## design/flow/run.sh

```bash
#!/bin/bash
# the make line also repeats each setting of config.mk as NAME=value (left out here)
make -C /OpenROAD-flow-scripts/flow DESIGN_CONFIG=/design/flow/config.mk WORK_HOME=/design/flow/orfs CLKGATE_MAP_FILE= finish
```

## design/flow/config.mk

```make
export PLATFORM = sky130hd
export DESIGN_NAME = sdram_controller
export DESIGN_NICKNAME = sdram_controller
export VERILOG_FILES = /design/flow/design.v
export SDC_FILE = /design/flow/constraint.sdc
export NUM_CORES = 4
export LEC_CHECK = 0
export CAP_MARGIN = 20
export CORE_MARGIN = 2
export CORE_UTILIZATION = 40
export CTS_CLUSTER_DIAMETER = 367
export CTS_CLUSTER_SIZE = 100
export PLACE_DENSITY = 0.6
export SETUP_SLACK_MARGIN = 2.04
export SLEW_MARGIN = 20
```

## design/flow/constraint.sdc

```tcl
create_clock -name core_clock -period 7.5 [get_ports {clk}]
set_input_delay 1.5000 -clock core_clock [delete_from_list [all_inputs] [get_ports {clk}]]
set_output_delay 1.5000 -clock core_clock [all_outputs]
set_load 0.01 [all_outputs]
```

## design/flow/design.v

```verilog
module sdram_controller (
    wr_addr,
    wr_data,
    wr_enable,
    rd_addr,
    rd_data,
    rd_ready,
    rd_enable,
    busy, rst_n, clk,
    addr, bank_addr, data_in, data_out, data_oe, clock_enable, cs_n, ras_n, cas_n, we_n,
    data_mask_low, data_mask_high
);
parameter ROW_WIDTH = 13;
parameter COL_WIDTH = 9;
parameter BANK_WIDTH = 2;
parameter SDRADDR_WIDTH = ROW_WIDTH > COL_WIDTH ? ROW_WIDTH : COL_WIDTH;
parameter HADDR_WIDTH = BANK_WIDTH + ROW_WIDTH + COL_WIDTH;
parameter CLK_FREQUENCY = 133;   
parameter REFRESH_TIME =  32;    
parameter REFRESH_COUNT = 8192;  
localparam CYCLES_BETWEEN_REFRESH = ( CLK_FREQUENCY
                                      * 1_000
                                      * REFRESH_TIME
                                    ) / REFRESH_COUNT;
localparam IDLE      = 5'b00000;
localparam INIT_NOP1 = 5'b01000,
           INIT_PRE1 = 5'b01001,
           INIT_NOP1_1=5'b00101,
           INIT_REF1 = 5'b01010,
           INIT_NOP2 = 5'b01011,
           INIT_REF2 = 5'b01100,
           INIT_NOP3 = 5'b01101,
           INIT_LOAD = 5'b01110,
           INIT_NOP4 = 5'b01111;
localparam REF_PRE  =  5'b00001,
           REF_NOP1 =  5'b00010,
           REF_REF  =  5'b00011,
           REF_NOP2 =  5'b00100;
localparam READ_ACT  = 5'b10000,
           READ_NOP1 = 5'b10001,
           READ_CAS  = 5'b10010,
           READ_NOP2 = 5'b10011,
           READ_READ = 5'b10100;
localparam WRIT_ACT  = 5'b11000,
           WRIT_NOP1 = 5'b11001,
           WRIT_CAS  = 5'b11010,
           WRIT_NOP2 = 5'b11011;
localparam CMD_PALL = 8'b10010001,
           CMD_REF  = 8'b10001000,
           CMD_NOP  = 8'b10111000,
           CMD_MRS  = 8'b10000000,
           CMD_BACT = 8'b10011000,
           CMD_READ = 8'b10101001,
           CMD_WRIT = 8'b10100001;
input  [HADDR_WIDTH-1:0]   wr_addr;
input  [15:0]              wr_data;
input                      wr_enable;
input  [HADDR_WIDTH-1:0]   rd_addr;
output [15:0]              rd_data;
input                      rd_enable;
output                     rd_ready;
output                     busy;
input                      rst_n;
input                      clk;
output [SDRADDR_WIDTH-1:0] addr;
output [BANK_WIDTH-1:0]    bank_addr;
input  [15:0]              data_in;
output [15:0]              data_out;
output                     data_oe;
output                     clock_enable;
output                     cs_n;
output                     ras_n;
output                     cas_n;
output                     we_n;
output                     data_mask_low;
output                     data_mask_high;
reg  [HADDR_WIDTH-1:0]   haddr_r;
reg  [15:0]              wr_data_r;
reg  [15:0]              rd_data_r;
reg                      busy;
reg                      data_mask_low_r;
reg                      data_mask_high_r;
reg [SDRADDR_WIDTH-1:0]  addr_r;
reg [BANK_WIDTH-1:0]     bank_addr_r;
reg                      rd_ready_r;
wire                     data_mask_low, data_mask_high;
assign data_mask_high = data_mask_high_r;
assign data_mask_low  = data_mask_low_r;
assign rd_data        = rd_data_r;
reg [3:0] state_cnt;
reg [9:0] refresh_cnt;
reg [7:0] command;
reg [4:0] state;
reg [7:0] command_nxt;
reg [3:0] state_cnt_nxt;
reg [4:0] next;
assign {clock_enable, cs_n, ras_n, cas_n, we_n} = command[7:3];
assign bank_addr      = (state[4]) ? bank_addr_r : command[2:1];
assign addr           = (state[4] | state == INIT_LOAD) ? addr_r : { {SDRADDR_WIDTH-11{1'b0}}, command[0], 10'd0 };
assign data_out = wr_data_r;
assign data_oe  = (state == WRIT_CAS);
assign rd_ready = rd_ready_r;
always @ (posedge clk)
  if (~rst_n)
    begin
    state <= INIT_NOP1;
    command <= CMD_NOP;
    state_cnt <= 4'hf;
    haddr_r <= {HADDR_WIDTH{1'b0}};
    wr_data_r <= 16'b0;
    rd_data_r <= 16'b0;
    busy <= 1'b0;
    end
  else
    begin
    state <= next;
    command <= command_nxt;
    if (!state_cnt)
      state_cnt <= state_cnt_nxt;
    else
      state_cnt <= state_cnt - 1'b1;
    if (wr_enable)
      wr_data_r <= wr_data;
    if (state == READ_READ)
      begin
      rd_data_r <= data_in;
      rd_ready_r <= 1'b1;
      end
    else
      rd_ready_r <= 1'b0;
    busy <= state[4];
    if (rd_enable)
      haddr_r <= rd_addr;
    else if (wr_enable)
      haddr_r <= wr_addr;
    end
always @ (posedge clk)
 if (~rst_n)
   refresh_cnt <= 10'b0;
 else
   if (state == REF_NOP2)
     refresh_cnt <= 10'b0;
   else
     refresh_cnt <= refresh_cnt + 1'b1;
always @*
begin
    if (state[4])
      {data_mask_low_r, data_mask_high_r} = 2'b00;
    else
      {data_mask_low_r, data_mask_high_r} = 2'b11;
   bank_addr_r = 2'b00;
   addr_r = {SDRADDR_WIDTH{1'b0}};
   if (state == READ_ACT | state == WRIT_ACT)
     begin
     bank_addr_r = haddr_r[HADDR_WIDTH-1:HADDR_WIDTH-(BANK_WIDTH)];
     addr_r = haddr_r[HADDR_WIDTH-(BANK_WIDTH+1):HADDR_WIDTH-(BANK_WIDTH+ROW_WIDTH)];
     end
   else if (state == READ_CAS | state == WRIT_CAS)
     begin
     bank_addr_r = haddr_r[HADDR_WIDTH-1:HADDR_WIDTH-(BANK_WIDTH)];
     addr_r = {
               {SDRADDR_WIDTH-(11){1'b0}},
               1'b1,                        
               {10-COL_WIDTH{1'b0}},
               haddr_r[COL_WIDTH-1:0]
              };
     end
   else if (state == INIT_LOAD)
     begin
     addr_r = {{SDRADDR_WIDTH-10{1'b0}}, 10'b1000110000};
     end
end
always @*
begin
   state_cnt_nxt = 4'd0;
   command_nxt = CMD_NOP;
   if (state == IDLE)
        if (refresh_cnt >= CYCLES_BETWEEN_REFRESH)
          begin
          next = REF_PRE;
          command_nxt = CMD_PALL;
          end
        else if (rd_enable)
          begin
          next = READ_ACT;
          command_nxt = CMD_BACT;
          end
        else if (wr_enable)
          begin
          next = WRIT_ACT;
          command_nxt = CMD_BACT;
          end
        else
          begin
          next = IDLE;
          end
    else
      if (!state_cnt)
        case (state)
          INIT_NOP1:
            begin
            next = INIT_PRE1;
            command_nxt = CMD_PALL;
            end
          INIT_PRE1:
            begin
            next = INIT_NOP1_1;
            end
          INIT_NOP1_1:
            begin
            next = INIT_REF1;
            command_nxt = CMD_REF;
            end
          INIT_REF1:
            begin
            next = INIT_NOP2;
            state_cnt_nxt = 4'd7;
            end
          INIT_NOP2:
            begin
            next = INIT_REF2;
            command_nxt = CMD_REF;
            end
          INIT_REF2:
            begin
            next = INIT_NOP3;
            state_cnt_nxt = 4'd7;
            end
          INIT_NOP3:
            begin
            next = INIT_LOAD;
            command_nxt = CMD_MRS;
            end
          INIT_LOAD:
            begin
            next = INIT_NOP4;
            state_cnt_nxt = 4'd1;
            end
          REF_PRE:
            begin
            next = REF_NOP1;
            end
          REF_NOP1:
            begin
            next = REF_REF;
            command_nxt = CMD_REF;
            end
          REF_REF:
            begin
            next = REF_NOP2;
            state_cnt_nxt = 4'd7;
            end
          WRIT_ACT:
            begin
            next = WRIT_NOP1;
            state_cnt_nxt = 4'd1;
            end
          WRIT_NOP1:
            begin
            next = WRIT_CAS;
            command_nxt = CMD_WRIT;
            end
          WRIT_CAS:
            begin
            next = WRIT_NOP2;
            state_cnt_nxt = 4'd1;
            end
          READ_ACT:
            begin
            next = READ_NOP1;
            state_cnt_nxt = 4'd1;
            end
          READ_NOP1:
            begin
            next = READ_CAS;
            command_nxt = CMD_READ;
            end
          READ_CAS:
            begin
            next = READ_NOP2;
            state_cnt_nxt = 4'd1;
            end
          READ_NOP2:
            begin
            next = READ_READ;
            end
          default:
            begin
            next = IDLE;
            end
          endcase
      else
        begin
        next = state;
        command_nxt = command;
        end
end
endmodule
```

==> run notes, run 1 <==
Observations from the implementation run.

Timing:
- The worst-case max-slew headroom was logged as 41.3%.
- After layout, the worst setup slack is 3.46 ns.
- The run gives the final hold violation count as 0.
- The run puts the post-route minimum period at 4.04 ns.
- The run gives the ratio of final minimum period to clock period as 53.9%.
- The run puts the max-slew violation count at 0.
- The run gives the transition time at the pin with the least slew margin as 0.873 ns.
- The run puts the final setup TNS at 0 ns.
- Setup repair after global routing left no endpoint under its margin.
- In the final run the clock tree shows a worst skew of 0.0101 ns.
- The run puts the setup violation total in the final timing report at 0.
- The run puts the maximum clock frequency at 0.247 GHz.

Yosys:
- Multiplexer cells account for 13.0% of the synthesized area.
- The run gives the proportion of netlist area held by the largest area contributor as 43.3%.
- The cell count after synthesis came out at 494.
- The main area contributors are dfxtp_1 (43%), mux2i_1 (13%), nor2_1 (8.4%), a21oi_1 (5.7%), nand2_1 (4.7%).
- In the Yosys report the total cell count is 494.
- The run gives the post-synthesis xor/xnor area fraction as 1.66%.
- The run puts the distinct cell type count of the synthesized netlist at 58.
- The run puts the synthesized net count at 588.
- The run puts the fraction of the mapped netlist area in adder cells at 2.97%.
- The run gives the post-synthesis async set-or-reset flop share as 0%.
- The post-synth register bit count is 92.
- The run gives the post-synthesis cell area as 4210 um2.
- The post-synth count of flops with an enable pin is 1.
- The run puts the sequential cell area fraction in the yosys report at 44.0%.
- The synthesized design spends more area on one cell type than any other, namely dfxtp_1.
- For this run, the number of Yosys warnings is 1.
- For this run, the leading register cell type out of synthesis is dfxtp_1.
- The run gives the top logic cell family in the synthesized netlist as simple AND/OR/NAND/NOR gates.
- The run gives the simple-gate share of the synthesized area as 20.8%.
- The run gives the average cell area after synthesis as 8.52 um2.
- The synthesis run shows the most used standard cells to be nor2_1 (94), dfxtp_1 (91), mux2i_1 (53), nand2_1 (53), a21oi_1 (48).
- The run gives the area fraction in compound gates as 12.6%.
- The run gives the leading cell type by number of instances after synthesis as nor2_1.
- The synthesized netlist has a Yosys-reported chip area of 4210 um2.

Clock tree:
- The skew report gives the latency at the later pin of the worst-skew pair as 0.36 ns.
- The run gives the clock tree root driver cell as clkbuf_8.
- The run gives the maximum count of clock buffers along a single path as 2.
- The run puts the buffer count from post-CTS setup fixing at 0.
- The run gives the total number of H-tree levels as 3.
- On the reported timing paths, the clock transition at the registers reads 0.09 ns.
- Per the TritonCTS log, the buffer count is 9.
- The run puts the cell resize tally after clock tree synthesis at 0.
- TritonCTS built the clock tree.
- The run gives the CTS sink count as 92.
- Buffers inserted to repair hold after CTS numbered 0.

Global route:
- The run puts the all-layer global routing usage at 20.0%.
- The run puts the pin count of the biggest net entering global routing at 62.
- The run gives the number of global-route vias before repair as 3506.
- The initial antenna violation count is 0.
- The run gives the global-route wire length before repair as 17900 um.
- For this run the aggregate overflow at the end of global routing stands at 0.

Hold path:
- The run gives the endpoint with the worst hold slack as rd_data_r[12].
- The worst hold path was traced through 2 stages.
- According to the hold report, the worst path is of the register to register type.
- The run gives the start point of the worst min-delay path as rd_data_r[12].

Layout:
- The run puts the final net count at 710.
- The run gives the post-route cell area as 5850 um2.
- The post-route utilization of the core is recorded as 56.9%.
- Relative to the synthesized area, the layout overhead comes to 38.9%.

Setup path:
- Together, buffers and inverters on the worst path number 2.
- The run gives the worst setup path category as register to output pin.
- The run gives the data required time at the worst endpoint as 6.00 ns.
- The launch point of the critical path was reported as state[4].
- The run puts the maximum fanout encountered on the critical timing path at 8.
- The number of cells on the worst reg-to-reg path is 8.
- The critical path's slowest stage uses the library cell nor3_1.
- The worst setup path is launched from a register.
- The run puts the register-to-register setup slack at 4.36 ns.
- The startpoint identified for the worst register-to-register timing path is state[1].
- The cell family contributing the most delay on the critical path is simple AND/OR/NAND/NOR gates.
- The run gives the end point of the critical path as addr[5].
- STA classifies the critical path endpoint as an output pin.
- The run gives the arrival time of the worst setup path as 2.54 ns.
- The timing report lists the critical path depth as 5 cells.
- On the worst path, the slowest cell contributes a delay of 0.71 ns.
- The signal on the critical path passes through inv_1, nor3_1, nor2_1, a21oi_1, clkdlybuf4s50_1.

Power:
- Per the breakdown, switching nets consume 24.6% of all power.
- The run gives the biggest power consumer among the groups as registers.
- The run puts the internal cell power at 734 uW.
- The run gives the power drawn by the clock network as 347 uW.
- In this run the power spent charging and discharging nets is 240 uW.
- The run puts the combinational group share of total power at 11.5%.
- The run puts the sequential fraction of design power at 52.8%.
- Total power normalized to cell area comes to 167 nW/um2.
- The run gives the leakage power figure as 0.00231 uW.
- Sequential power for this build is 515 uW.
- The run puts the clock network power share at 35.6%.
- Per the power-grid run, VDD falls by no more than 0.102 mV.
- Per report_power, the Combinational row totals 112 uW.

Drt:
- The run gives the via count normalized by instance count as 4.94.
- The run gives the number of violations reported at the end of detailed-routing iteration 0 as 163.
- The run puts the total vias in the final route at 3736.
- The run gives the number of remaining DRC errors as 0.
- Antenna repair during routing inserted a diode count of 0.
- The run gives the number of detailed-route iterations in the first pass as 4.
- TritonRoute output was used to compute an average wire per cell of 15.0 um.
- The run puts the sum of routed wire length over all layers at 11400 um.
- The run gives the final antenna-violating net count as 0.

Job:
- The run gives the max-cap violation count as 0.
- The run gives the total tool warning count as 33.

Place:
- The run gives the HPWL after detailed placement as 8120 um.
- After detailed placement, the total cell area comes to 5640 um2.
- The run puts the number of buffers inserted by port buffering at 138.
- The run gives the final estimated routing congestion in global placement as 0.898.
- The run gives the worst setup slack before clock tree synthesis as 3.18 ns.

Floorplanning:
- The run puts the die outline width at 107 um.
- The run gives the die area as 11400 um2.
- 141 I/O pins were placed.
- The run puts the number of rows created at floorplan at 37.
- According to the floorplan report, the die height is 107 um.
- Once the floorplan was initialized, standard cells occupied 41.0% of the core.
- The run puts the core area at 10300 um2.

Status:
- The flow ran to the end and the layout has no timing, DRC or antenna violations.
metal layers:
| layer | global-route usage (%) | up-vias | wire length (um) |
|---|---|---|---|
| li1 | - | 1924 | - |
| met1 | 25.8 | 1705 | 5210 |
| met2 | 34.5 | 96 | 5510 |
| met3 | 2.49 | 11 | 447 |
| met4 | 6.77 | 0 | 187 |
| met5 | 0 | - | 0 |
metrics by stage:
step / cells / total power [uW] / hold slack, ns
after floorplan: 494 / 575 / 0.424
after global placement: 740 / 637 / 0.442
after detailed placement: 740 / 638 / 0.437
after CTS: 756 / 985 / 0.459
after global routing: 757 / 1020 / 0.482
final: 757 / 974 / 0.457
cell type report:
class                      count  area (um2)
clock inverter                 7        78.8
clock buffer                   9         124
sequential                    92        1850
tap                          136         170
inverter                      14        55.1
fill                         953        4430
multi-input combinational    356        2150
timing repair buffer         143        1410
==> run 2: changes to the inputs <==
- CORE_UTILIZATION: 40 -> 61
- CTS_CLUSTER_DIAMETER: 367 -> 103
- CTS_CLUSTER_SIZE: 100 -> 34
- PLACE_DENSITY: 0.6 -> default
- SETUP_SLACK_MARGIN: 2.04 -> default
- clock period: 7.5 -> 2.29 ns (I/O delays scaled with it)
==> run 2 against run 1 <==
- the run now fails in global routing
- synthesized area unchanged
- die area fell by 33%
- synthesized cell count did not move
==> run notes, run 2 <==
Figures from the flow reports.

Yosys:
- The run puts the post-synthesis cell area at 4210 um2 (unchanged).
- The number of synthesized flops with an enable pin is 1 (unchanged).
- The run puts the post-synthesis xor/xnor area fraction at 1.66% (unchanged).
- The run gives the yosys cell count as 494 (unchanged).
- The distinct cell type count of the synthesized netlist was 58 (unchanged).
- Counting instances in the post-synthesis netlist gives the leading cell types as nor2_1 (94), dfxtp_1 (91), mux2i_1 (53), nand2_1 (53), a21oi_1 (48).
- The run gives the fraction of the mapped netlist area in adder cells as 2.97% (unchanged).
- The simple-gate share of the synthesized area is 20.8% (unchanged).
- The run gives the area fraction in mux cells as 13.0% (unchanged).
- In the post-synthesis netlist, the biggest area contributors are dfxtp_1 (43%), mux2i_1 (13%), nor2_1 (8.4%), a21oi_1 (5.7%), nand2_1 (4.7%).
- The run gives the leading cell type by number of instances after synthesis as nor2_1.
- The run gives the most frequently used flop master after synthesis as dfxtp_1.
- The synthesized net count came to 588 (unchanged).
- The run puts the average cell area after synthesis at 8.52 um2 (unchanged).
- The run puts the post-synthesis cell count at 494 (unchanged).
- The run gives the dominant cell type by area after synthesis as dfxtp_1.
- The run puts the post-synthesis async set-or-reset flop share at 0% (unchanged).
- The synthesis run identifies the leading combinational cell family as simple AND/OR/NAND/NOR gates.
- The proportion of netlist area held by the largest area contributor is 43.3% (unchanged).
- The post-synthesis chip area from yosys was 4210 um2 (unchanged).
- The run gives the sequential cell area fraction in the yosys report as 44.0% (unchanged).
- The area fraction in compound gates was 12.6% (unchanged).
- The yosys synthesis warning count is 1 (unchanged).
- The run gives the number of register bits inferred by synthesis as 92 (unchanged).

Place:
- The run puts the number of buffers inserted by port buffering at 138 (unchanged).
- The final estimated routing congestion in global placement was 0.898 (about the same).
- The HPWL after detailed placement came to 9370 um (+15%).
- The run gives the post-placement cell area as 5950 um2 (+5.5%).
- The run puts the worst setup slack before clock tree synthesis at -0.408 ns (-3.59 ns).

Clock tree:
- The number of clock buffers inserted by TritonCTS was 9 (unchanged).
- The total number of H-tree levels was 3 (unchanged).
- The run gives the CTS sink count as 92 (unchanged).
- Looking at the clock tree report, the root buffer type is clkbuf_8.
- The maximum count of clock buffers along a single path was 2 (unchanged).

Floorplanning:
- The die outline width is 87.1 um (-18%).
- The run gives the number of top-level design ports as 141 (unchanged).
- The run gives the number of rows created at floorplan as 30 (-19%).
- The run gives the die area as 7580 um2 (-33%).
- The core utilization at floorplan is 62.6% (+22 points).
- The run gives the overall die height as 87.1 um (-18%).
- The core area is 6720 um2 (-35%).

Status:
- The flow did not finish.
- The flow halted during global routing.
- The tool reported: "[ERROR DPL-0033] detailed placement checks failed during check placement".
run 2: stage by stage:
step / hold slack, ns / TNS, ns / std cells
after floorplan: 0.424 / -0.344 / 494
after global placement: 0.434 / -1.42 / 730
after CTS: 0.462 / -0.406 / 748
after detailed placement: 0.448 / -2.87 / 730
run 2: timing repair:
item                                    4_1_cts
endpoints found under the setup margin       26
pin swaps                                     9
hold buffers                                  0
resized                                      64
gates cloned                                  0
buffers inserted                              3
==> run 3: changes to the inputs <==
- ABC_AREA: default -> 1
- CAP_MARGIN: 20 -> 10
- CORE_ASPECT_RATIO: default -> 1.53
- CORE_UTILIZATION: 61 -> 64
- CTS_CLUSTER_DIAMETER: 103 -> 312
- CTS_CLUSTER_SIZE: 34 -> 96
- PLACE_DENSITY: default -> 0.35
- clock period: 2.29 -> 2.98 ns (I/O delays scaled with it)
==> run 3 against run 2 <==
- the run now finishes clean
- synthesized cell count is 20% higher
- die area is 5.4% lower
- synthesized area is 1.2% lower
==> run notes, run 3 <==
Observations from the implementation run.

Place:
- The run puts the number of buffers inserted by port buffering at 138 (unchanged).
- The run puts the HPWL after detailed placement at 8680 um (-7.4%).
- The worst setup slack before clock tree synthesis came to 0.551 ns (+0.958 ns).
- The run gives the post-placement cell area as 5550 um2 (-6.6%).
- The run gives the final estimated routing congestion in global placement as 0.867 (-3.5%).
- The run gives the placed instance count as 786 (+7.7%).

Setup path:
- The run gives the category of the worst setup path launch point as a register.
- The launch point of the critical path was reported as state[2].
- At the worst endpoint, the arrival time is 2.20 ns.
- STA lists the startpoint of the worst register-to-register path as state_cnt[0].
- The run gives the stage delay of the slowest cell on the critical path as 0.55 ns.
- The run gives the cell class contributing the biggest share of worst-path delay as buffers and inverters.
- The worst-case reg-to-reg setup slack stands at 0.38 ns.
- Listed in order, past its start point the critical path passes nor2_1, nand2_1, nor2_1, buf_4, inv_1, nand2_1, o21ai_0, a21oi_1, clkdlybuf4s50_1.
- The worst register-to-register path has a depth of 19.
- The run puts the data required time at the worst endpoint at 2.38 ns.
- Looking at the setup timing report, the critical path kind is register to output pin.
- The run puts the maximum fanout encountered on the critical timing path at 10.
- In this run the worst setup path terminates at addr[5].
- The run gives the number of logic stages on the critical path including buffering as 9.
- Together, buffers and inverters on the worst path number 3.
- The slowest stage of the critical path is the clkdlybuf4s50_1 cell.
- STA classifies the critical path endpoint as an output pin.

Drt:
- The run puts the number of violations reported at the end of detailed-routing iteration 0 at 319.
- The run puts the total vias in the final route at 4473.
- For this run, design rule violations remaining after detail routing come to 0.
- The run puts the average routed wire per standard cell at 16.1 um.
- The run puts the final antenna-violating net count at 0.
- The run puts the sum of routed wire length over all layers at 12900 um.
- The first TritonRoute pass finished after 5 iterations.
- 0 antenna diodes ended up in the layout.
- The run gives the via count normalized by instance count as 5.58.

Timing:
- The run gives the post-route minimum period as 2.80 ns.
- The run gives the max-slew violation count as 0.
- Looking at the max-slew report, the worst-margin pin has a slew of 0.762 ns.
- The final timing report lists a hold violation count of 0.
- The run puts the setup violation total in the final timing report at 0.
- The run gives the maximum clock frequency as 0.357 GHz.
- The clock arrives with 0.00673 ns of skew.
- The final layout reports a setup TNS of 0 ns.
- The run puts the final worst-path setup slack at 0.181 ns.
- The run gives the worst relative slew slack as 48.8%.
- Setup repair after global routing left no endpoint under its margin.
- The run gives the ratio of final minimum period to clock period as 93.9%.

Yosys:
- The fraction of the mapped netlist area in adder cells was 3.01% (+0.037 points).
- The run puts the post-synthesis cell count at 591 (+20%).
- The run gives the sequential cell area fraction in the yosys report as 44.5% (+0.54 points).
- The run gives the number of register bits inferred by synthesis as 92 (unchanged).
- Among the non-sequential cells, simple AND/OR/NAND/NOR gates take the most area.
- The post-synthesis xor/xnor area fraction was 0% (-1.7 points).
- The run gives the area fraction in compound gates as 12.0% (-0.63 points).
- The run puts the distinct cell type count of the synthesized netlist at 35 (-40%).
- The number of synthesized flops with an enable pin came to 1 (unchanged).
- The run gives the leading cell type by number of instances after synthesis as nand2_1.
- The run puts the simple-gate share of the synthesized area at 30.8% (+10 points).
- The average cell area after synthesis came to 7.04 um2 (-17%).
- The run puts the post-synthesis cell area at 4160 um2 (-1.2%).
- The run gives the post-synthesis chip area from yosys as 4160 um2 (-1.2%).
- Per the synthesis report, the dominant area consumer among library cells is dfxtp_1.
- The commonest register cell is dfxtp_1.
- The area fraction in mux cells is 0% (-13 points).
- The run gives the post-synthesis async set-or-reset flop share as 0% (unchanged).
- In the post-synthesis netlist, the biggest area contributors are dfxtp_1 (44%), nand2_1 (14%), nor2_1 (8.4%), inv_1 (5.6%), o21ai_0 (5.3%).
- The run gives the yosys cell count as 591 (+20%).
- The run puts the proportion of netlist area held by the largest area contributor at 43.8% (+0.53 points).
- The yosys synthesis warning count was 1 (unchanged).
- In the synthesized netlist, the cells that appear most often are nand2_1 (157), nor2_1 (93), dfxtp_1 (91), inv_1 (62), o21ai_0 (44).
- The run gives the synthesized net count as 685 (+16%).

Power:
- Power spread over the standard cell area amounts to 442 nW/um2.
- The power report shows net switching accounting for 22.8% of the total.
- Combinational cells account for 11.3% of the total power.
- Of all power groups, the one with the highest power is registers.
- In this run, power in flip-flops and latches comes to 1300 uW.
- The run puts the power attributed to combinational cells at 289 uW.
- The run puts the leakage power figure at 0.00273 uW.
- The power report lists the clock group at 970 uW.
- The run gives the maximum VDD drop as 0.419 mV.
- The run puts the clock network power share at 37.9%.
- The run puts the internal cell power at 1980 uW.
- The power report puts the net switching power at 582 uW.
- The run puts the sequential fraction of design power at 50.8%.

Job:
- The run puts the max-cap violation count at 0.
- The run puts the total tool warning count at 36.

Floorplanning:
- The run puts the number of rows created at floorplan at 36 (+20%).
- The die area is 7170 um2 (-5.4%).
- The number of top-level design ports is 141 (unchanged).
- The overall die height came to 104 um (+19%).
- The run puts the die outline width at 69.2 um (-21%).
- The core area is 6350 um2 (-5.5%).
- The run puts the core utilization at floorplan at 65.5% (+2.8 points).

Clock tree:
- On the reported timing paths, the clock transition at the registers reads 0.08 ns.
- The run gives the total number of H-tree levels as 3 (unchanged).
- The run gives the CTS sink count as 92 (unchanged).
- TritonCTS built the clock tree.
- The run puts the buffer count from post-CTS setup fixing at 0 (-3).
- The run gives the clock insertion delay at the later pin of the skew report as 0.37 ns.
- In this run the clock root is driven by a clkbuf_8.
- The run gives the number of clock buffers inserted by TritonCTS as 9 (unchanged).
- The run puts the cell resize tally after clock tree synthesis at 0 (-100%).
- The run puts the maximum count of clock buffers along a single path at 2 (unchanged).
- The hold buffer count at cts is 0 (unchanged).

Global route:
- The run gives the all-layer global routing usage as 35.9%.
- Entering global routing, the biggest net connects 57 pins.
- The run puts the global-route wire length before repair at 21100 um.
- The run puts the initial antenna violation count at 0.
- The run puts the number of global-route vias before repair at 4660.
- The run gives the remaining global-route overflow as 0.

Layout:
- The run gives the final cell count without fillers as 802.
- According to the finish report, the design has a final net count of 815.
- The post-route utilization of the core is recorded as 91.2%.
- The run gives the post-route cell area as 5790 um2.
- The area growth from synthesis to layout is 39.3%.
- Counting the fill cells in the layout gives 295.

Hold path:
- For the worst min-delay path, the startpoint reported by OpenROAD is refresh_cnt[0].
- The run puts the hold-critical path depth at 1.
- The run gives the endpoint with the worst hold slack as refresh_cnt[0].
- The worst hold path belongs to the class register to register.

Status:
- The flow ran to the end and the layout has no timing, DRC or antenna violations.
[run 3: area by class of cell]
class	instances	area (um2)	share of cell area [%]
multi-input cells	404	1910	33.0
flip-flops and latches	92	1850	32.0
repair buffers	146	1440	24.8
inverters	68	258	4.45
clock buffers	12	165	2.85
well taps	76	95.1	1.64
clock inverters	4	70.1	1.21
[run 3: stage by stage]
step	hold WS [ns]	total power [uW]
2_1_floorplan	0.418	1430
3_3_place_gp	0.429	1590
3_5_place_dp	0.447	1600
4_1_cts	0.458	2550
5_1_grt	0.490	2630
6_report	0.460	2560
[run 3: routing by layer]
layer | GRT usage, % | wire (um) | up-vias
li1 | - | - | 2118
met1 | 38.5 | 4720 | 2056
met2 | 66.5 | 6940 | 243
met3 | 6.42 | 742 | 56
met4 | 16.8 | 486 | 0
met5 | 0 | 0 | -
==> run 4: changes to the inputs <==
- ABC_AREA: 1 -> default
- CAP_MARGIN: 10 -> 20
- CORE_ASPECT_RATIO: 1.53 -> default
- CORE_UTILIZATION: 64 -> 57
- CTS_CLUSTER_DIAMETER: 312 -> default
- CTS_CLUSTER_SIZE: 96 -> default
- GPL_ROUTABILITY_DRIVEN: default -> 0
- PLACE_DENSITY: 0.35 -> default
- SETUP_SLACK_MARGIN: default -> 1.42
- clock period: 2.98 -> 5.55 ns (I/O delays scaled with it)
==> run 4 against run 3 <==
- clock skew is 0.0058 ns higher
- still clean
- non-clock buffer count down 3
- core utilization decreased by 11 points
- critical endpoint unchanged
- synthesized area is 1.2% higher
- count of clock-buffer cells in the layout fell by 3
- sequential share of layout area barely moved
- combinational power down 47%
- largest power group unchanged
==> run notes, run 4 <==
Observations from the implementation run.

Status:
- The flow ran to the end and the layout has no timing, DRC or antenna violations.

Yosys:
- The distinct cell type count of the synthesized netlist came to 58 (+66%).
- The simple-gate share of the synthesized area came to 20.8% (-10 points).
- The run gives the fraction of the mapped netlist area in adder cells as 2.97% (-0.037 points).
- The post-synthesis cell count came to 494 (-16%).
- The run gives the number of register bits inferred by synthesis as 92 (unchanged).
- The yosys cell count is 494 (-16%).
- The number of synthesized flops with an enable pin is 1 (unchanged).
- The run gives the synthesized net count as 588 (-14%).
- The run gives the dominant cell type by area after synthesis as dfxtp_1.
- The run gives the proportion of netlist area held by the largest area contributor as 43.3% (-0.53 points).
- The run gives the post-synthesis cell area as 4210 um2 (+1.2%).
- Among all cell types in the netlist, the one instantiated most often is nor2_1.
- The run puts the post-synthesis xor/xnor area fraction at 1.66% (+1.7 points).
- The run puts the post-synthesis chip area from yosys at 4210 um2 (+1.2%).
- The area fraction in compound gates came to 12.6% (+0.63 points).
- The yosys synthesis warning count came to 1 (unchanged).
- The post-synthesis async set-or-reset flop share is 0% (unchanged).
- The run gives the sequential cell area fraction in the yosys report as 44.0% (-0.54 points).
- The run gives the top logic cell family in the synthesized netlist as simple AND/OR/NAND/NOR gates.
- The run gives the area fraction in mux cells as 13.0% (+13 points).
- Post-synth the commonest register cell is dfxtp_1.
- The average cell area after synthesis was 8.52 um2 (+21%).
- After synthesis, the cell types taking the most area are dfxtp_1 (43%), mux2i_1 (13%), nor2_1 (8.4%), a21oi_1 (5.7%), nand2_1 (4.7%).
- The commonest cells after synthesis are nor2_1 (94), dfxtp_1 (91), mux2i_1 (53), nand2_1 (53), a21oi_1 (48).

Power:
- The run puts the clock network power share at 34.0% (-3.9 points).
- The run puts the power drawn by the clock network at 437 uW (-55%).
- The flip-flop and latch power was 696 uW (-46%).
- The run gives the sequential fraction of design power as 54.1% (+3.3 points).
- The run gives the net switching fraction of the power as 26.1% (+3.3 points).
- The run puts the leakage power figure at 0.00230 uW (-16%).
- The run puts the internal cell power at 951 uW (-52%).
- The maximum VDD drop was 0.130 mV (-69%).
- Ranked by power, first place goes to registers.
- The run puts the power density of the placed cells at 222 nW/um2 (-50%).
- The power attributed to combinational cells was 153 uW (-47%).
- The switching component of the power is 335 uW (-42%).
- The combinational group share of total power is 11.9% (+0.6 points).

Floorplanning:
- The run puts the number of rows created at floorplan at 31 (-14%).
- The die outline width is 89.9 um (+30%).
- The run gives the number of top-level design ports as 141 (unchanged).
- The core area came to 7210 um2 (+14%).
- The die area is 8090 um2 (+13%).
- The core utilization at floorplan came to 58.3% (-7.1 points).
- The run puts the overall die height at 89.9 um (-13%).

Timing:
- The run gives the largest clock skew in the final design as 0.0126 ns (+0.00583 ns).
- The setup violation total in the final timing report is 0 (unchanged).
- The run gives the post-route minimum period as 3.69 ns.
- The run gives the transition time at the pin with the least slew margin as 0.891 ns (+0.129 ns).
- The run puts the final setup TNS at 0 ns (unchanged).
- The run gives the final hold violation count as 0 (unchanged).
- The max-slew violation count came to 0 (unchanged).
- The worst hold slack is 0.461 ns (+0.00107 ns).
- Setup repair after global routing left no endpoint under its margin.
- The ratio of final minimum period to clock period came to 66.5% (-27 points).
- The run gives the maximum clock frequency as 0.271 GHz.
- The run gives the worst relative slew slack as 40.2% (-8.7 points).

Drt:
- The average routed wire per standard cell came to 15.6 um (-2.7%).
- The run puts the via count normalized by instance count at 5.43 (-2.7%).
- The run gives the total vias in the final route as 3907 (-13%).
- The run gives the number of violations reported at the end of detailed-routing iteration 0 as 200 (-37%).
- The run puts the count of antenna diodes in the layout at 0 (unchanged).
- The number of detailed-route iterations in the first pass came to 4 (-1).
- The run puts the number of remaining DRC errors at 0 (unchanged).
- The final antenna-violating net count came to 0 (unchanged).
- The sum of routed wire length over all layers was 11300 um (-13%).

Hold path:
- The run puts the hold-critical path depth at 2 (+1).
- The startpoint identified for the worst hold timing path is rd_data_r[13].
- The run gives the endpoint with the worst hold slack as rd_data_r[13].
- The worst hold path belongs to the class register to register.

Place:
- The number of buffers inserted by port buffering is 138 (unchanged).
- The run puts the HPWL after detailed placement at 8090 um (-6.8%).
- The placed instance count was 703 (-11%).

Global route:
- The pin count of the biggest net entering global routing came to 62 (+8.8%).
- The run puts the number of global-route vias before repair at 3764 (-19%).
- The initial antenna violation count came to 0 (unchanged).
- The run gives the all-layer global routing usage as 28.0% (-7.9 points).
- The remaining global-route overflow came to 0 (unchanged).
- The run gives the global-route wire length before repair as 18300 um (-13%).

Setup path:
- The worst setup path is launched from a register.
- By startpoint and endpoint, the worst setup path is classified as register to output pin.
- The run gives the end point of the critical path as addr[5].
- The run gives the register-to-register setup slack as 2.48 ns (+2.10 ns).
- The run gives the sum of buffers and inverters on the critical path as 2 (-1).
- The run puts the stage delay of the slowest cell on the critical path at 0.71 ns (+0.16 ns).
- The timing report shows that the slowest cell on the worst path is nor3_1.
- The run puts the number of logic stages on the critical path including buffering at 5 (-4).
- The arrival time of the worst setup path came to 2.58 ns (+0.38 ns).
- The run gives the data required time at the worst endpoint as 4.44 ns (+2.06 ns).
- The run gives the maximum fanout encountered on the critical timing path as 8 (-2).
- On the critical path the largest part of the delay comes from simple AND/OR/NAND/NOR gates.
- STA classifies the critical path endpoint as an output pin.
- The run gives the number of cells on the worst reg-to-reg path as 8 (-11).
- In this run the critical register-to-register path is launched from state[1].
- According to the timing report, the critical path is launched from state[4].
- The critical path goes through inv_1, nor3_1, nor2_1, a21oi_1, clkdlybuf4s50_1.

Job:
- The total tool warning count came to 35 (-2.8%).
- The run puts the max-cap violation count at 0 (unchanged).

Clock tree:
- TritonCTS built the clock tree.
- The run puts the total number of H-tree levels at 3 (unchanged).
- The run puts the buffer count from post-CTS setup fixing at 0 (unchanged).
- The clock insertion delay at the later pin of the skew report was 0.36 ns (about the same).
- The CTS sink count came to 92 (unchanged).
- The run puts the number of clock buffers inserted by TritonCTS at 9 (unchanged).
- The run puts the cell resize tally after clock tree synthesis at 0 (unchanged).
- The run gives the maximum count of clock buffers along a single path as 2 (unchanged).
- The run puts the clock-pin slew on the worst setup and hold paths at 0.09 ns (about the same).
- Clock tree synthesis selected as its root buffer the cell clkbuf_8.
- The hold buffer count at cts came to 0 (unchanged).

Layout:
- The run puts the final cell count without fillers at 720 (-10%).
- The run gives the final net count as 710 (-13%).
- Between the synthesized netlist and the finished layout, the area growth was recorded as 37.5%.
## run 4: stage by stage
stage                     utilization, %  area, um2  setup WS (ns)  total power (uW)
after floorplan                        -       4210           2.54               778
after global routing                80.2       5790           1.67              1340
after detailed placement            77.5       5590           1.69               863
after global placement              77.5       5590           1.75               858
after CTS                           80.1       5780           1.87              1290
final                               80.2       5790           1.86              1290
## run 4: area by class of cell
class,count,area [um2]
fillers,514,1430
clock inverters,7,66.3
multi-input cells,356,2150
well taps,99,124
clock buffers,9,124
inverters,14,55.1
repair buffers,143,1410
flip-flops and latches,92,1850
## run 4: metal layers
layer,track usage (%),up-vias,wire length [um]
met5,0,-,0
met4,12.8,0,295
met3,4.86,24,604
met2,47.4,162,5470
met1,34.9,1792,4880
li1,-,1929,-
==> run 5: changes to the inputs <==
- ABC_AREA: default -> 1
- CELL_PAD_IN_SITES_GLOBAL_PLACEMENT: default -> 0
- CORE_ASPECT_RATIO: default -> 1.76
- CORE_MARGIN: 2 -> 6
- CORE_UTILIZATION: 57 -> 52
- GPL_ROUTABILITY_DRIVEN: 0 -> default
- PLACE_DENSITY_LB_ADDON: default -> 0.14
- SETUP_SLACK_MARGIN: 1.42 -> 1.74
- SLEW_MARGIN: 20 -> 30
- clock period: 5.55 -> 6.77 ns (I/O delays scaled with it)
==> run 5 against run 4 <==
- die area rose by 28%
- still clean
- non-clock buffer count fell by 1
- critical path depth rose by 3
- critical path type unchanged
- global-route usage fell by 4.0 points
==> run notes, run 5 <==
Observations from the implementation run.

Status:
- The flow ran to the end and the layout has no timing, DRC or antenna violations.

Timing:
- The run puts the final hold violation count at 0 (unchanged).
- The run gives the transition time at the pin with the least slew margin as 0.974 ns (+0.0831 ns).
- The run puts the largest clock skew in the final design at 0.00567 ns (-0.00689 ns).
- The run gives the maximum clock frequency as 0.260 GHz.
- The run gives the worst relative slew slack as 34.9% (-5.3 points).
- The run puts the worst hold slack at 0.450 ns (-0.0115 ns).
- Setup repair after global routing left no endpoint under its margin.
- The run puts the post-route minimum period at 3.85 ns.
- The setup violation total in the final timing report came to 0 (unchanged).
- The run gives the final setup TNS as 0 ns (unchanged).
- The ratio of final minimum period to clock period came to 56.9% (-9.6 points).
- The run puts the max-slew violation count at 0 (unchanged).

Setup path:
- On the critical path the largest part of the delay comes from simple AND/OR/NAND/NOR gates.
- In this run the critical path is formed by nor2_1, nand2_1, nor2_1, inv_1, nand2_1, o21ai_0, a21oi_1, clkdlybuf4s50_1.
- The data required time at the worst endpoint is 5.42 ns (+0.98 ns).
- The run puts the register-to-register setup slack at 4.07 ns (+1.59 ns).
- The worst setup path is launched from a register.
- The number of cells on the worst reg-to-reg path came to 17 (+9).
- The most critical setup path has its endpoint at addr[5].
- The run gives the maximum fanout encountered on the critical timing path as 10 (+2).
- The run gives the startpoint of the lowest-slack register-to-register path as state_cnt[0].
- The run gives the arrival time of the worst setup path as 2.50 ns (-0.08 ns).
- The sum of buffers and inverters on the critical path came to 2 (unchanged).
- The worst setup path is of the register to output pin kind.
- The worst setup path is captured at an output pin.
- The run puts the number of logic stages on the critical path including buffering at 8 (+3).
- The run puts the stage delay of the slowest cell on the critical path at 0.58 ns (-0.13 ns).
- The run gives the startpoint of the worst setup timing path as state[2].
- The slowest stage of the critical path is the nor2_1 cell.

Clock tree:
- The run gives the clock tree root driver cell as clkbuf_16.
- The run gives the total number of H-tree levels as 3 (unchanged).
- The run puts the hold buffer count at cts at 0 (unchanged).
- The run gives the number of clock buffers inserted by TritonCTS as 9 (unchanged).
- The run gives the clock insertion delay at the later pin of the skew report as 0.35 ns (about the same).
- TritonCTS built the clock tree.
- The cell resize tally after clock tree synthesis was 0 (unchanged).
- The run gives the buffer count from post-CTS setup fixing as 0 (unchanged).
- The run puts the maximum count of clock buffers along a single path at 2 (unchanged).
- The run puts the CTS sink count at 92 (unchanged).
- The run gives the clock-pin slew on the worst setup and hold paths as 0.06 ns (-0.03 ns).

Power:
- The flip-flop and latch power was 572 uW (-18%).
- The run puts the combinational group share of total power at 10.1% (-1.8 points).
- The run gives the total power draw as 1200 uW (-6.9%).
- The run puts the power density of the placed cells at 205 nW/um2 (-7.7%).
- The run puts the sequential fraction of design power at 47.8% (-6.3 points).
- The run puts the power drawn by the clock network at 504 uW (+15%).
- The run gives the net switching fraction of the power as 22.6% (-3.5 points).
- The run gives the power attributed to combinational cells as 122 uW (-20%).
- The switching component of the power came to 271 uW (-19%).
- The run gives the maximum VDD drop as 0.180 mV (+38%).
- Of all power groups, the one with the highest power is registers.
- The run puts the leakage power figure at 0.00273 uW (+19%).
- The run puts the internal cell power at 927 uW (-2.5%).
- The clock network power share is 42.1% (+8.1 points).

Yosys:
- By area, the combinational part of the netlist is dominated by simple AND/OR/NAND/NOR gates.
- The average cell area after synthesis came to 7.04 um2 (-17%).
- The run gives the synthesized net count as 685 (+16%).
- The run gives the area fraction in compound gates as 12.0% (-0.63 points).
- The run gives the number of synthesized flops with an enable pin as 1 (unchanged).
- The synthesized design spends more area on one cell type than any other, namely dfxtp_1.
- The run gives the yosys cell count as 591 (+20%).
- The number of register bits inferred by synthesis was 92 (unchanged).
- The fraction of the mapped netlist area in adder cells came to 3.01% (+0.037 points).
- In the synthesized netlist the dominant register cell turns out to be dfxtp_1.
- The run puts the post-synthesis xor/xnor area fraction at 0% (-1.7 points).
- The run puts the sequential cell area fraction in the yosys report at 44.5% (+0.54 points).
- The distinct cell type count of the synthesized netlist came to 35 (-40%).
- Among all cell types in the netlist, the one instantiated most often is nand2_1.
- The run gives the post-synthesis cell count as 591 (+20%).
- The run puts the post-synthesis async set-or-reset flop share at 0% (unchanged).
- The run gives the simple-gate share of the synthesized area as 30.8% (+10 points).
- The main area contributors are dfxtp_1 (44%), nand2_1 (14%), nor2_1 (8.4%), inv_1 (5.6%), o21ai_0 (5.3%).
- The proportion of netlist area held by the largest area contributor came to 43.8% (+0.53 points).
- The area fraction in mux cells was 0% (-13 points).
- The post-synthesis cell area is 4160 um2 (-1.2%).
- The run gives the yosys synthesis warning count as 1 (unchanged).
- The synthesis run shows the most used standard cells to be nand2_1 (157), nor2_1 (93), dfxtp_1 (91), inv_1 (62), o21ai_0 (44).
- The post-synthesis chip area from yosys was 4160 um2 (-1.2%).

Drt:
- The run gives the average routed wire per standard cell as 15.3 um (-2.1%).
- The run puts the number of detailed-route iterations in the first pass at 5 (+1).
- The run gives the number of violations reported at the end of detailed-routing iteration 0 as 312 (+56%).
- The run gives the via count normalized by instance count as 5.24 (-3.4%).
- The run gives the total vias in the final route as 4247 (+8.7%).
- The final antenna-violating net count is 0 (unchanged).
- The count of antenna diodes in the layout was 0 (unchanged).
- The run gives the sum of routed wire length over all layers as 12400 um (+10%).
- The run gives the number of remaining DRC errors as 0 (unchanged).

Hold path:
- The worst hold path begins at refresh_cnt[0].
- In the hold report, the worst path ends at refresh_cnt[0].
- The hold-critical path depth was 1 (-1).
- The tightest min-delay check is of the register to register type.

Floorplanning:
- The number of rows created at floorplan is 42 (+35%).
- The run puts the overall die height at 131 um (+45%).
- The run puts the die outline width at 79.4 um (-12%).
- The core utilization at floorplan was 54.6% (-3.8 points).
- The run gives the core area as 7620 um2 (+5.6%).
- The run gives the die area as 10400 um2 (+28%).
- The run gives the number of top-level design ports as 141 (unchanged).

Layout:
- The run puts the area of the multi-input gates at 1910 um2 (-11%).
- The run puts the layout overhead on the synthesized area at 40.5%.
- The run puts the footprint of the flip-flops and latches at 1850 um2 (unchanged).
- The run puts the final net count at 811 (+14%).
- The filler cell count in the final layout is 587 (+14%).

Place:
- The HPWL after detailed placement is 9300 um (+15%).
- The run gives the final estimated routing congestion in global placement as 0.945.
- The run gives the number of buffers inserted by port buffering as 138 (unchanged).

Global route:
- The number of global-route vias before repair was 4269 (+13%).
- The run gives the all-layer global routing usage as 24.0% (-4.0 points).
- The remaining global-route overflow is 0 (unchanged).
- The initial antenna violation count came to 0 (unchanged).
- The global-route wire length before repair came to 19500 um (+6.5%).
- The run gives the pin count of the biggest net entering global routing as 75 (+21%).

Job:
- The max-cap violation count was 0 (unchanged).
- The run gives the total tool warning count as 33 (-5.7%).
[run 5: through the flow]
stage | std cells | cell area, um2 | util, % | setup WS (ns)
after floorplan | 591 | 4160 | - | 3.94
after global placement | 794 | 5540 | 72.7 | 3.02
after CTS | 810 | 5840 | 76.7 | 2.92
after global routing | 810 | 5840 | 76.7 | 2.74
after detailed placement | 794 | 5540 | 72.7 | 2.98
final | 810 | 5840 | 76.7 | 2.92
[run 5: per-layer routing]
| metal | wire length [um] | vias to the layer above | track usage (%) |
|---|---|---|---|
| met5 | 0 | - | 0 |
| met4 | 412 | 0 | 12.4 |
| met3 | 811 | 27 | 5.55 |
| met2 | 6980 | 139 | 47.7 |
| met1 | 4190 | 1967 | 21.5 |
| li1 | - | 2114 | - |
[run 5: final cells by class]
class / count / area share (%)
tap: 88 / 1.88
sequential: 92 / 31.7
multi-input combinational: 404 / 32.7
clock buffer: 10 / 4.09
timing repair buffer: 142 / 24.1
clock inverter: 6 / 1.09
inverter: 68 / 4.41
==> run 6: changes to the inputs <==
- ABC_AREA: 1 -> default
- CAP_MARGIN: 20 -> 0
- CELL_PAD_IN_SITES_GLOBAL_PLACEMENT: 0 -> default
- CORE_ASPECT_RATIO: 1.76 -> default
- CORE_MARGIN: 6 -> 2
- CORE_UTILIZATION: 52 -> 61
- CTS_CLUSTER_DIAMETER: default -> 103
- CTS_CLUSTER_SIZE: default -> 35
- PLACE_DENSITY_LB_ADDON: 0.14 -> default
- SETUP_SLACK_MARGIN: 1.74 -> default
- SLEW_MARGIN: 30 -> 35
- clock period: 6.77 -> 2.56 ns (I/O delays scaled with it)
==> run 6 against run 5 <==
- still clean
- via count shrank 1.9%
- sequential share of layout area is 0.84 points lower
- clock skew is 0.0031 ns higher
- sequential power rose to 2.6 times the previous value
- hold slack improved by 0.012 ns
- final cell count fell by 10%
- largest cell class unchanged
==> run notes, run 6 <==
Observations from the implementation run.

Global route:
- The run gives the number of global-route vias before repair as 4125 (-3.4%).
- The all-layer global routing usage was 33.4% (+9.3 points).
- The run puts the remaining global-route overflow at 0 (unchanged).
- The run gives the initial antenna violation count as 0 (unchanged).
- The run puts the pin count of the biggest net entering global routing at 45 (-40%).
- The run puts the global-route wire length before repair at 19600 um (+0.46%).

Yosys:
- The yosys synthesis warning count is 1 (unchanged).
- The average cell area after synthesis is 8.52 um2 (+21%).
- The run gives the post-synthesis cell area as 4210 um2 (+1.2%).
- The run gives the number of register bits inferred by synthesis as 92 (unchanged).
- Yosys attributes the largest share of cell area to dfxtp_1 (43%), mux2i_1 (13%), nor2_1 (8.4%), a21oi_1 (5.7%), nand2_1 (4.7%).
- The run puts the proportion of netlist area held by the largest area contributor at 43.3% (-0.53 points).
- The yosys cell count is 494 (-16%).
- The area fraction in mux cells was 13.0% (+13 points).
- The run gives the sequential cell area fraction in the yosys report as 44.0% (-0.54 points).
- The commonest register cell is dfxtp_1.
- For reference, the top logic cell family by area is simple AND/OR/NAND/NOR gates.
- The fraction of the mapped netlist area in adder cells is 2.97% (-0.037 points).
- The run gives the synthesized net count as 588 (-14%).
- The run puts the post-synthesis cell count at 494 (-16%).
- The cell type that accounts for the most area after synthesis is dfxtp_1.
- The run gives the post-synthesis async set-or-reset flop share as 0% (unchanged).
- The run gives the post-synthesis chip area from yosys as 4210 um2 (+1.2%).
- The run gives the post-synthesis xor/xnor area fraction as 1.66% (+1.7 points).
- The simple-gate share of the synthesized area was 20.8% (-10 points).
- The area fraction in compound gates came to 12.6% (+0.63 points).
- By count the netlist is led by nor2_1 (94), dfxtp_1 (91), mux2i_1 (53), nand2_1 (53), a21oi_1 (48).
- The run gives the leading cell type by number of instances after synthesis as nor2_1.
- The run gives the distinct cell type count of the synthesized netlist as 58 (+66%).
- The number of synthesized flops with an enable pin was 1 (unchanged).

Timing:
- The run gives the worst relative slew slack as 55.4% (+21 points).
- The run gives the final hold violation count as 0 (unchanged).
- The worst path needs 2.54 ns of the cycle, external delays included.
- The run puts the largest clock skew in the final design at 0.00877 ns (+0.00310 ns).
- The final setup TNS came to 0 ns (unchanged).
- The run puts the ratio of final minimum period to clock period at 99.3% (+42 points).
- The run gives the setup violation total in the final timing report as 0 (unchanged).
- Static timing analysis puts the maximum clock frequency at 0.393 GHz.
- The run puts the transition time at the pin with the least slew margin at 0.668 ns (-0.306 ns).
- Setup repair after global routing could not meet its margin everywhere.
- The max-slew violation count is 0 (unchanged).

Power:
- The run gives the total power draw as 2950 uW (+150%).
- The run puts the power density of the placed cells at 491 nW/um2 (+140%).
- The leakage power figure was 0.00247 uW (-9.5%).
- In the power breakdown, the biggest contributor is registers.
- The run puts the internal cell power at 2270 uW (+140%).
- The switching component of the power came to 684 uW (+150%).
- The run gives the net switching fraction of the power as 23.2% (+0.58 points).
- The run gives the sequential fraction of design power as 51.2% (+3.4 points).
- The run puts the power attributed to combinational cells at 350 uW (+190%).
- The clock network power share is 37.0% (-5.1 points).
- The run gives the power drawn by the clock network as 1090 uW (+120%).
- The flip-flop and latch power is 1510 uW (+160%).
- The combinational group share of total power was 11.9% (+1.8 points).
- The run puts the maximum VDD drop at 0.376 mV (+110%).

Hold path:
- For the worst min-delay path, the startpoint reported by OpenROAD is rd_data_r[2].
- The worst hold path belongs to the class register to register.
- The path with the worst hold slack has its endpoint at rd_data_r[2].
- The hold-critical path depth is 2 (+1).

Setup path:
- The number of cells on the worst reg-to-reg path was 9 (-8).
- The run gives the number of logic stages on the critical path including buffering as 5 (-3).
- The run gives the stage delay of the slowest cell on the critical path as 0.58 ns (about the same).
- Per the timing report, the most critical flop-to-flop path originates at state_cnt[0].
- STA classifies the critical path startpoint as a register.
- The most critical setup path has its startpoint at state[1].
- STA classifies the critical path endpoint as an output pin.
- The run gives the sum of buffers and inverters on the critical path as 2 (unchanged).
- The run gives the maximum fanout encountered on the critical timing path as 8 (-2).
- Grouping stages by cell kind, the critical path spends the most delay in buffers and inverters.
- The data required time at the worst endpoint was 2.05 ns (-3.37 ns).
- On the critical path, the stage with the largest delay is an instance of clkdlybuf4s50_1.
- The worst setup path is of the register to output pin kind.
- The cell sequence reported for the critical path is buf_4, nor2_2, nand3b_1, a21oi_1, clkdlybuf4s50_1.
- The run gives the register-to-register setup slack as 0.03 ns (-4.04 ns).
- OpenSTA lists the critical path endpoint as addr[9].
- The run puts the arrival time of the worst setup path at 2.03 ns (-0.47 ns).

Floorplanning:
- The run puts the number of top-level design ports at 141 (unchanged).
- The run puts the die outline width at 87.1 um (+9.7%).
- The run puts the overall die height at 87.1 um (-33%).
- The run puts the core area at 6720 um2 (-12%).
- The core utilization at floorplan is 62.6% (+8.1 points).
- The number of rows created at floorplan was 30 (-29%).
- The run puts the die area at 7580 um2 (-27%).

Drt:
- The run gives the final antenna-violating net count as 0 (unchanged).
- The run puts the number of violations reported at the end of detailed-routing iteration 0 at 248 (-21%).
- The run gives the via count normalized by instance count as 5.75 (+9.6%).
- The average routed wire per standard cell came to 17.2 um (+13%).
- The number of detailed-route iterations in the first pass was 5 (unchanged).
- The run gives the count of antenna diodes in the layout as 0 (unchanged).
- The run gives the total vias in the final route as 4166 (-1.9%).
- The run gives the number of remaining DRC errors as 0 (unchanged).
- The run puts the sum of routed wire length over all layers at 12500 um (+0.80%).

Clock tree:
- The run gives the maximum count of clock buffers along a single path as 2 (unchanged).
- The cell sitting at the root of the clock tree is a clkbuf_8.
- The run gives the buffer count from post-CTS setup fixing as 0 (unchanged).
- The run gives the clock tree from TritonCTS as yes.
- The run gives the clock-pin slew on the worst setup and hold paths as 0.09 ns (+0.03 ns).
- The run gives the CTS sink count as 92 (unchanged).
- The run puts the clock insertion delay at the later pin of the skew report at 0.36 ns (about the same).
- The run gives the number of clock buffers inserted by TritonCTS as 9 (unchanged).
- The run gives the total number of H-tree levels as 3 (unchanged).

Layout:
- The final cell count without fillers was 725 (-10%).
- The run gives the layout overhead on the synthesized area as 42.9%.
- The utilization after layout was 89.5% (+13 points).
- The run gives the final net count as 734 (-9.5%).
- The run gives the filler cell count in the final layout as 311 (-47%).

Place:
- The run gives the HPWL after detailed placement as 8690 um (-6.6%).
- The run gives the number of buffers inserted by port buffering as 138 (unchanged).
- The run gives the final estimated routing congestion in global placement as 0.948 (+0.32%).
- The run puts the placed instance count at 709 (-11%).

Job:
- The run gives the max-cap violation count as 0 (unchanged).
- The run puts the total tool warning count at 37 (+12%).

Status:
- The run finished with no timing, DRC or antenna violations.
==> run 6: final cells by class <==
| cell class | count | area, um2 | share of cell area [%] |
|---|---|---|---|
| Multi-Input combinational cell | 356 | 2180 | 36.3 |
| Sequential cell | 92 | 1860 | 30.9 |
| Timing Repair Buffer | 167 | 1600 | 26.5 |
| Clock inverter | 6 | 86.3 | 1.44 |
| Tap cell | 80 | 100 | 1.66 |
| Clock buffer | 10 | 138 | 2.29 |
| Inverter | 14 | 55.1 | 0.916 |
==> run 6: repair_timing <==
action | in CTS | in global routing
gates resized | 2 | 9
endpoints found under the setup margin | 11 | 17
hold buffers | 0 | 0
cloned | 0 | 0
pin swaps | 1 | 0
==> run 6: per-layer routing <==
layer,part of all wire [%],GRT usage (%),up-vias
li1,-,-,1973
met1,39,37.6,1933
met2,50,59.3,220
met3,7.2,6.26,40
met4,4.1,17.6,0
met5,0,0,-
==> run 6: stage by stage <==
step | area [um2] | hold WS (ns) | setup WS, ns
4_1_cts | 5990 | 0.462 | -0.0264
5_1_grt | 6010 | 0.486 | -0.0389
2_1_floorplan | 4220 | 0.424 | 0.0743
3_5_place_dp | 5770 | 0.445 | -0.137
3_3_place_gp | 5770 | 0.435 | 0.0197
6_report | 6010 | 0.462 | 0.0181
==> run 7: changes to the inputs <==
- CAP_MARGIN: 0 -> 20
- CORE_MARGIN: 2 -> 6
- CORE_UTILIZATION: 61 -> 53
- CTS_CLUSTER_DIAMETER: 103 -> default
- CTS_CLUSTER_SIZE: 35 -> default
- GPL_ROUTABILITY_DRIVEN: default -> 1
- SLEW_MARGIN: 35 -> 20
- TNS_END_PERCENT: default -> 70
- clock period: 2.56 -> 2.68 ns (I/O delays scaled with it)
==> run 7 against run 6 <==
- still clean on timing, DRC and antenna
- count of clock-buffer cells in the layout is 2 higher
- via count shrank 5.9%
- hold slack lost 0.0041 ns
- wire length shrank 6.2%
- design area down 1.1%
- total power shrank 8.5%
==> run notes, run 7 <==
Observations from the implementation run.

Drt:
- The count of antenna diodes in the layout was 0 (unchanged).
- The run gives the via count normalized by instance count as 5.36 (-6.8%).
- The run puts the met1 wire length at 4850 um (-0.27%).
- The number of remaining DRC errors is 0 (unchanged).
- The run gives the final antenna-violating net count as 0 (unchanged).
- Per the detail_route log, the uppermost layer with routed signals is met4.
- The detailed-routed wire length on met2 came to 5660 um (-8.9%).
- The run puts the sum of routed wire length over all layers at 11700 um (-6.2%).
- The run puts the total vias in the final route at 3920 (-5.9%).
- The met3 wire length came to 991 um (+9.7%).
- The number of violations reported at the end of detailed-routing iteration 0 came to 191 (-23%).
- The number of detailed-route iterations in the first pass was 4 (-1).
- The average routed wire per standard cell is 16.0 um (-7.1%).

Setup path:
- The run gives the startpoint of the lowest-slack register-to-register path as refresh_cnt[0].
- The most critical setup path has its startpoint at refresh_cnt[0].
- The number of cells on the worst reg-to-reg path was 8 (-1).
- The report lists the cells along the critical path as ha_1, a211o_1, o21a_1, a311o_2, ha_4, nor2b_1, or3_1, and3_1.
- The run puts the data required time at the worst endpoint at 2.93 ns (+0.88 ns).
- The run puts the arrival time of the worst setup path at 2.80 ns (+0.77 ns).
- The stage delay of the slowest cell on the critical path came to 0.46 ns (-0.12 ns).
- The run puts the maximum fanout encountered on the critical timing path at 5 (-3).
- The run puts the sum of buffers and inverters on the critical path at 0 (-2).
- The run gives the critical-path cell with the highest stage delay as a311o_2.
- The run gives the register-to-register setup slack as 0.13 ns (+0.10 ns).
- In this design, the largest share of critical-path delay is due to AND-OR/OR-AND gates.
- The critical path is of the register to register type.
- STA classifies the critical path endpoint as a register.
- The run puts the number of logic stages on the critical path including buffering at 8 (+3).
- The run gives the category of the worst setup path launch point as a register.

Power:
- The run puts the combinational group share of total power at 11.9% (about the same).
- The run puts the switching component of the power at 641 uW (-6.2%).
- The run puts the sequential fraction of design power at 53.4% (+2.2 points).
- The power drawn by the clock network came to 938 uW (-10%).
- The power density of the placed cells came to 454 nW/um2 (-7.5%).
- The clock network power share was 34.8% (-2.2 points).
- The leakage power figure came to 0.00241 uW (-2.6%).
- The run puts the power attributed to combinational cells at 320 uW (-8.6%).
- The largest part of the power goes to registers.
- The run puts the internal cell power at 2060 uW (-9.2%).
- The run puts the maximum VDD drop at 0.297 mV (-21%).
- The run gives the flip-flop and latch power as 1440 uW (-5%).
- The net switching fraction of the power was 23.8% (+0.59 points).

Yosys:
- The run gives the area fraction in mux cells as 13.0% (unchanged).
- The average cell area after synthesis is 8.52 um2 (unchanged).
- The run gives the distinct cell type count of the synthesized netlist as 58 (unchanged).
- The yosys cell count was 494 (unchanged).
- The run gives the yosys synthesis warning count as 1 (unchanged).
- The most frequently used library cell after synthesis is nor2_1.
- The commonest cells after synthesis are nor2_1 (94), dfxtp_1 (91), mux2i_1 (53), nand2_1 (53), a21oi_1 (48).
- The synthesized net count was 588 (unchanged).
- The run gives the most frequently used flop master after synthesis as dfxtp_1.
- Yosys shows that the main logic family after synthesis is simple AND/OR/NAND/NOR gates.
- The run puts the post-synthesis cell area at 4210 um2 (unchanged).
- The run gives the simple-gate share of the synthesized area as 20.8% (unchanged).
- The post-synthesis chip area from yosys came to 4210 um2 (unchanged).
- The post-synthesis xor/xnor area fraction came to 1.66% (unchanged).
- The run gives the post-synthesis async set-or-reset flop share as 0% (unchanged).
- The run puts the number of register bits inferred by synthesis at 92 (unchanged).
- In the post-synthesis netlist, the biggest area contributors are dfxtp_1 (43%), mux2i_1 (13%), nor2_1 (8.4%), a21oi_1 (5.7%), nand2_1 (4.7%).
- dfxtp_1 takes more of the synthesized area than any other cell.
- The run puts the fraction of the mapped netlist area in adder cells at 2.97% (unchanged).
- The number of synthesized flops with an enable pin came to 1 (unchanged).
- The run puts the post-synthesis cell count at 494 (unchanged).
- The run gives the proportion of netlist area held by the largest area contributor as 43.3% (unchanged).
- The sequential cell area fraction in the yosys report came to 44.0% (unchanged).
- The area fraction in compound gates came to 12.6% (unchanged).

Timing:
- The run gives the final hold violation count as 0 (unchanged).
- The flow reports an fmax of 0.393 GHz.
- The run gives the worst hold slack as 0.458 ns (-0.00407 ns).
- The run gives the largest clock skew in the final design as 0.0134 ns (+0.00467 ns).
- The run puts the final worst-path setup slack at 0.133 ns (+0.115 ns).
- The run puts the final setup TNS at 0 ns (unchanged).
- Setup repair after global routing left no endpoint under its margin.
- The run gives the setup violation total in the final timing report as 0 (unchanged).
- The run gives the worst relative slew slack as 55.4% (-0.088 points).
- The run puts the post-route minimum period at 2.55 ns.
- The ratio of final minimum period to clock period was 95.0% (-4.2 points).
- The max-slew violation count came to 0 (unchanged).
- The run puts the transition time at the pin with the least slew margin at 0.670 ns (+0.00132 ns).

Clock tree:
- The hold buffer count at cts was 0 (unchanged).
- In this run the clock root is driven by a clkbuf_8.
- The maximum count of clock buffers along a single path was 2 (unchanged).
- The run gives the total number of H-tree levels as 3 (unchanged).
- The run puts the buffer count from post-CTS setup fixing at 0 (unchanged).
- The run gives the clock-pin slew on the worst setup and hold paths as 0.09 ns (about the same).
- The clock insertion delay at the later pin of the skew report came to 0.36 ns (about the same).
- The number of clock buffers inserted by TritonCTS was 9 (unchanged).
- The run puts the cell resize tally after clock tree synthesis at 2 (unchanged).
- TritonCTS built the clock tree.
- The run gives the CTS sink count as 92 (unchanged).

Hold path:
- The run gives the hold-critical path depth as 2 (unchanged).
- STA shows the worst min-delay path finishing at rd_data_r[2].
- For the worst min-delay path, the startpoint reported by OpenROAD is rd_data_r[2].
- The run gives the path class of the lowest-slack min-delay path as register to register.

Place:
- The run gives the placed instance count as 716 (+0.99%).
- The run gives the post-placement cell area as 5700 um2 (-1.2%).
- The HPWL after detailed placement was 8700 um (+0.13%).
- The run puts the number of buffers inserted by port buffering at 138 (unchanged).
- The run puts the worst setup slack before clock tree synthesis at -0.0699 ns (+0.0667 ns).
- The run puts the final estimated routing congestion in global placement at 0.921 (-2.8%).

Global route:
- The global-route wire length before repair was 18700 um (-4.4%).
- The remaining global-route overflow came to 0 (unchanged).
- The run gives the pin count of the biggest net entering global routing as 50 (+11%).
- The run puts the number of global-route vias before repair at 3923 (-4.9%).
- The initial antenna violation count is 0 (unchanged).
- The run puts the all-layer global routing usage at 22.9% (-10 points).

Layout:
- The run gives the final net count as 722 (-1.6%).
- The run gives the post-route cell area as 5940 um2 (-1.1%).
- The run puts the layout overhead on the synthesized area at 41.2%.
- The final cell count without fillers came to 732 (+0.97%).

Floorplanning:
- The die outline width came to 101 um (+16%).
- The run gives the core area as 7450 um2 (+11%).
- The core utilization at floorplan was 56.5% (-6.1 points).
- The overall die height came to 101 um (+16%).
- The run gives the number of top-level design ports as 141 (unchanged).
- The run puts the die area at 10200 um2 (+35%).
- The run gives the number of rows created at floorplan as 31 (+3.3%).

Job:
- The total tool warning count is 35 (-5.4%).
- The run gives the max-cap violation count as 0 (unchanged).

Status:
- The flow ran to the end and the layout has no timing, DRC or antenna violations.
## run 7: final cells by class
class | instances | area [um2]
multi-input combinational | 356 | 2200
sequential | 92 | 1850
timing repair buffer | 155 | 1510
fill | 525 | 1500
clock buffer | 12 | 176
tap | 99 | 124
inverter | 14 | 55.1
clock inverter | 4 | 30.0
## run 7: layer usage
metal	GRT usage (%)	vias to the layer above
met5	0	-
li1	-	1950
met3	6.98	20
met2	39.9	145
met4	7.53	0
met1	26.6	1805
## run 7: through the flow
step           utilization (%)  total power [uW]
2_1_floorplan                -              1610
3_3_place_gp              76.5              1780
3_5_place_dp              76.5              1790
4_1_cts                   79.4              2720
5_1_grt                   79.8              2820
6_report                  79.8              2700
Power and IR drop assume default switching activity.
